## LSTM
module LSTM(clk, Of, En, Ci, Cip, In, Ui, Uf, Uk, Uo, Wi, Wk, Wf, Wo, Vo, Bi, Bo, Bf, Bk, PrevH, Cout, Hout);
clock: 76.6 ns
lec_check: 0
cap_margin: 20
cell_pad_in_sites_detail_placement: 2
cell_pad_in_sites_global_placement: 2
core_margin: 2
core_utilization: 66
gpl_routability_driven: 0
gpl_timing_driven: 1
hold_slack_margin: 0.26
place_density: 0.64
slew_margin: 20
run.sh (not shown) runs the stock make flow with config.mk's settings and CLKGATE_MAP_FILE=.
The baseline died in 3_1_place_gp_skip_io.
==> next run, changes <==
==> flow/config.mk (replaced) <==
export PLATFORM = sky130hd
export DESIGN_NAME = LSTM
export DESIGN_NICKNAME = LSTM
export VERILOG_FILES = /design/flow/design.v
export SDC_FILE = /design/flow/constraint.sdc
export NUM_CORES = 4
export LEC_CHECK = 0
export CAP_MARGIN = 20
export CORE_MARGIN = 2
export CORE_UTILIZATION = 35
export SLEW_MARGIN = 20
==> flow/constraint.sdc (replaced) <==
create_clock -name core_clock -period 63.1 [get_ports {clk}]
set_input_delay 12.6200 -clock core_clock [delete_from_list [all_inputs] [get_ports {clk}]]
set_output_delay 12.6200 -clock core_clock [all_outputs]
set_load 0.01 [all_outputs]
This time the run completed with no timing, DRC or antenna violations.
Area after synthesis is unchanged.
Synthesized cell count does not change.
Die size grows by 86%.

* * *

Setup of run A:
LSTM again, from the RTL that the note above started with.
make LEC_CHECK=0 CAP_MARGIN=20 CORE_ASPECT_RATIO=0.5 CORE_MARGIN=2 CORE_UTILIZATION=31 CTS_CLUSTER_DIAMETER=352 CTS_CLUSTER_SIZE=100 SLEW_MARGIN=20 TNS_END_PERCENT=5 finish   # period 45.0 ns
The following lists how run B was set up differently from run A:
--- a/flow/config.mk
+++ b/flow/config.mk
@@ -9 +8,0 @@
-export CORE_ASPECT_RATIO = 0.5
@@ -11,3 +10,2 @@
-export CORE_UTILIZATION = 31
-export CTS_CLUSTER_DIAMETER = 352
-export CTS_CLUSTER_SIZE = 100
+export CORE_UTILIZATION = 68
+export GPL_ROUTABILITY_DRIVEN = 0
@@ -15 +13 @@
-export TNS_END_PERCENT = 5
+export TNS_END_PERCENT = 80
### Flow results
- Run B: summed area of non-filler cells in the final layout 3.1% below run A
- The number of nets in the layout was comparable across run A and run B.
- Taking run A as the reference, in run B final worst-path cycle share has increased.
- For the global routing usage on met1, run B came in 23 points higher than run A did.
- As far as worst clock skew on the final layout is concerned, run B and run A perform about the same.
Changes in run C relative to run B:
--- a/flow/config.mk
+++ b/flow/config.mk
@@ -10,2 +10 @@
-export CORE_UTILIZATION = 68
-export GPL_ROUTABILITY_DRIVEN = 0
+export CORE_UTILIZATION = 36
@@ -13 +11,0 @@
-export TNS_END_PERCENT = 80
==> flow/constraint.sdc <==
create_clock -name core_clock -period 47.0 [get_ports {clk}]
set_input_delay 9.4000 -clock core_clock [delete_from_list [all_inputs] [get_ports {clk}]]
set_output_delay 9.4000 -clock core_clock [all_outputs]
set_load 0.01 [all_outputs]
## What came out
Re global-route total usage across every layer: run C is 14 points down on run B. On met3 track demand over resource: run C sits below run B. Clock-buffer cell count: run B vs run C identical. Summary of run C over run B: worst path setup slack after routing rose by 0.41 ns, cell count after placement rose by 303, total routed wirelength rose by 6.1%. Run comparison: run C worst setup path startpoint In[7]; run B worst setup path startpoint In[1].
Relative to run C, the following input files were edited for run D:
--- a/flow/config.mk
+++ b/flow/config.mk
@@ -10 +10 @@
-export CORE_UTILIZATION = 36
+export CORE_UTILIZATION = 58
@@ -11,0 +12 @@
+export TNS_END_PERCENT = 5
==> flow/constraint.sdc <==
create_clock -name core_clock -period 36.7 [get_ports {clk}]
set_input_delay 7.3400 -clock core_clock [delete_from_list [all_inputs] [get_ports {clk}]]
set_output_delay 7.3400 -clock core_clock [all_outputs]
set_load 0.01 [all_outputs]
Notes after the runs:
- Against run C as the reference, run D delivers a lower final cell count.
- Run D: complete, dirty (setup timing)
- From run C to run D the numbers moved as follows: count of buffers added by post-CTS timing repair for setup higher.

* * *

== lane 1 ==
Starting RTL as in the previous note.
export LEC_CHECK = 0
export ABC_AREA = 1
export CAP_MARGIN = 20
export CELL_PAD_IN_SITES_DETAIL_PLACEMENT = 0
export CELL_PAD_IN_SITES_GLOBAL_PLACEMENT = 2
export CORE_MARGIN = 2
export CORE_UTILIZATION = 66
export CTS_CLUSTER_DIAMETER = 368
export CTS_CLUSTER_SIZE = 70
export GPL_ROUTABILITY_DRIVEN = 1
export HOLD_SLACK_MARGIN = -0.07
export MIN_ROUTING_LAYER = met1
export SLEW_MARGIN = 20
create_clock -name core_clock -period 90.9 [get_ports {clk}]
Lane 1 did not finish; a tool error ended it in global placement without I/O.
The following lists how lane 2 was set up differently from lane 1:
# lane 1
export LEC_CHECK = 0
export ABC_AREA = 1
export CAP_MARGIN = 20
export CELL_PAD_IN_SITES_DETAIL_PLACEMENT = 0
export CELL_PAD_IN_SITES_GLOBAL_PLACEMENT = 2
export CORE_MARGIN = 2
export CORE_UTILIZATION = 66
export CTS_CLUSTER_DIAMETER = 368
export CTS_CLUSTER_SIZE = 70
export GPL_ROUTABILITY_DRIVEN = 1
export HOLD_SLACK_MARGIN = -0.07
export MIN_ROUTING_LAYER = met1
export SLEW_MARGIN = 20
create_clock -name core_clock -period 90.9 [get_ports {clk}]
# lane 2
export LEC_CHECK = 0
export ABC_AREA = 1
export CAP_MARGIN = 20
export CELL_PAD_IN_SITES_DETAIL_PLACEMENT = 0
export CELL_PAD_IN_SITES_GLOBAL_PLACEMENT = 0
export CORE_MARGIN = 2
export CORE_UTILIZATION = 66
export CTS_CLUSTER_DIAMETER = 231
export CTS_CLUSTER_SIZE = 70
export GPL_ROUTABILITY_DRIVEN = 1
export HOLD_SLACK_MARGIN = -0.07
export MIN_ROUTING_LAYER = met1
export SLEW_MARGIN = 20
create_clock -name core_clock -period 37.1 [get_ports {clk}]
--- outcome ---
Complete run, failing final checks: lane 2, reason setup timing. Between lane 1 and lane 2, the die area does not differ in any meaningful way. Comparing lane 2 against lane 1, there is no change at all in area reported by Yosys stat. Re cell count after synthesis: no difference whatsoever between lane 1 and lane 2. | synthesized net count | lane 2 vs lane 1 | ≈ equal |. Comparing lane 1 against lane 2, there is no change at all in placement row count. Comparing lane 1 against lane 2, there is no change at all in post-synthesis sequential element count. On synthesized area, lane 1 and lane 2 are neck and neck.
diff inputs: lane 2 => lane 3
# lane 2
export LEC_CHECK = 0
export ABC_AREA = 1
export CAP_MARGIN = 20
export CELL_PAD_IN_SITES_DETAIL_PLACEMENT = 0
export CELL_PAD_IN_SITES_GLOBAL_PLACEMENT = 0
export CORE_MARGIN = 2
export CORE_UTILIZATION = 66
export CTS_CLUSTER_DIAMETER = 231
export CTS_CLUSTER_SIZE = 70
export GPL_ROUTABILITY_DRIVEN = 1
export HOLD_SLACK_MARGIN = -0.07
export MIN_ROUTING_LAYER = met1
export SLEW_MARGIN = 20
create_clock -name core_clock -period 37.1 [get_ports {clk}]
# lane 3
export LEC_CHECK = 0
export CAP_MARGIN = 20
export CORE_MARGIN = 2
export CORE_UTILIZATION = 36
export SLEW_MARGIN = 20
create_clock -name core_clock -period 44.2 [get_ports {clk}]
Results
Lane 3 finished every step from synthesis to the final layout, and the layout passed the timing, design-rule and antenna checks. Comparing lane 2 and lane 3, the lower net count after synthesis is on lane 3. Row post-route clock period utilization: lane 3 lower / lane 2 higher. Diff lane 2 -> lane 3 | die area | up by more than half. Diff lane 2 -> lane 3 | net total in the final layout | decrease of 647. Cmp lane 2 and lane 3 / non-clock inverter instance count of the final layout / lower: lane 3.
Inputs modified between lane 3 and lane 4:
# lane 3
export LEC_CHECK = 0
export CAP_MARGIN = 20
export CORE_MARGIN = 2
export CORE_UTILIZATION = 36
export SLEW_MARGIN = 20
create_clock -name core_clock -period 44.2 [get_ports {clk}]
# lane 4
export LEC_CHECK = 0
export CAP_MARGIN = 20
export CORE_MARGIN = 2
export CORE_UTILIZATION = 40
export SLEW_MARGIN = 20
create_clock -name core_clock -period 45.0 [get_ports {clk}]
## What came out
Diff lane 3..lane 4 | sequential fraction of total cell area | negligible
The lower first-pass GRT wire length of lane 3 and lane 4 is in lane 4.
Lane 3 → lane 4: number of buffers inserted by post-CTS setup repair moved down, core utilization of the finished layout picked up an extra 4.6 points.
Inputs modified between lane 4 and lane 5:
# lane 4
export LEC_CHECK = 0
export CAP_MARGIN = 20
export CORE_MARGIN = 2
export CORE_UTILIZATION = 40
export SLEW_MARGIN = 20
create_clock -name core_clock -period 45.0 [get_ports {clk}]
# lane 5
export LEC_CHECK = 0
export CAP_MARGIN = 20
export CORE_ASPECT_RATIO = 0.5
export CORE_MARGIN = 2
export CORE_UTILIZATION = 59
export CTS_CLUSTER_DIAMETER = 237
export CTS_CLUSTER_SIZE = 100
export GPL_ROUTABILITY_DRIVEN = 0
export SLEW_MARGIN = 20
export TNS_END_PERCENT = 5
create_clock -name core_clock -period 45.0 [get_ports {clk}]
[summary]
As far as number of multi-input combinational cells in the layout goes, lane 5 and lane 4 are indistinguishable; the numbers are identical.
Lane 5 vs. lane 4: maximum frequency -0.095 MHz, wire length per cell shows an increase of 6.7%.
Lane 5 has critical path depth below what lane 4 had.
Changes observed in lane 5 relative to lane 4: final design area excluding fillers has decreased, wire length has decreased, global-route wire length before repair has decreased, data arrival time of the critical path has increased.
Global router's overall resource usage for lane 5 is higher than for lane 4.
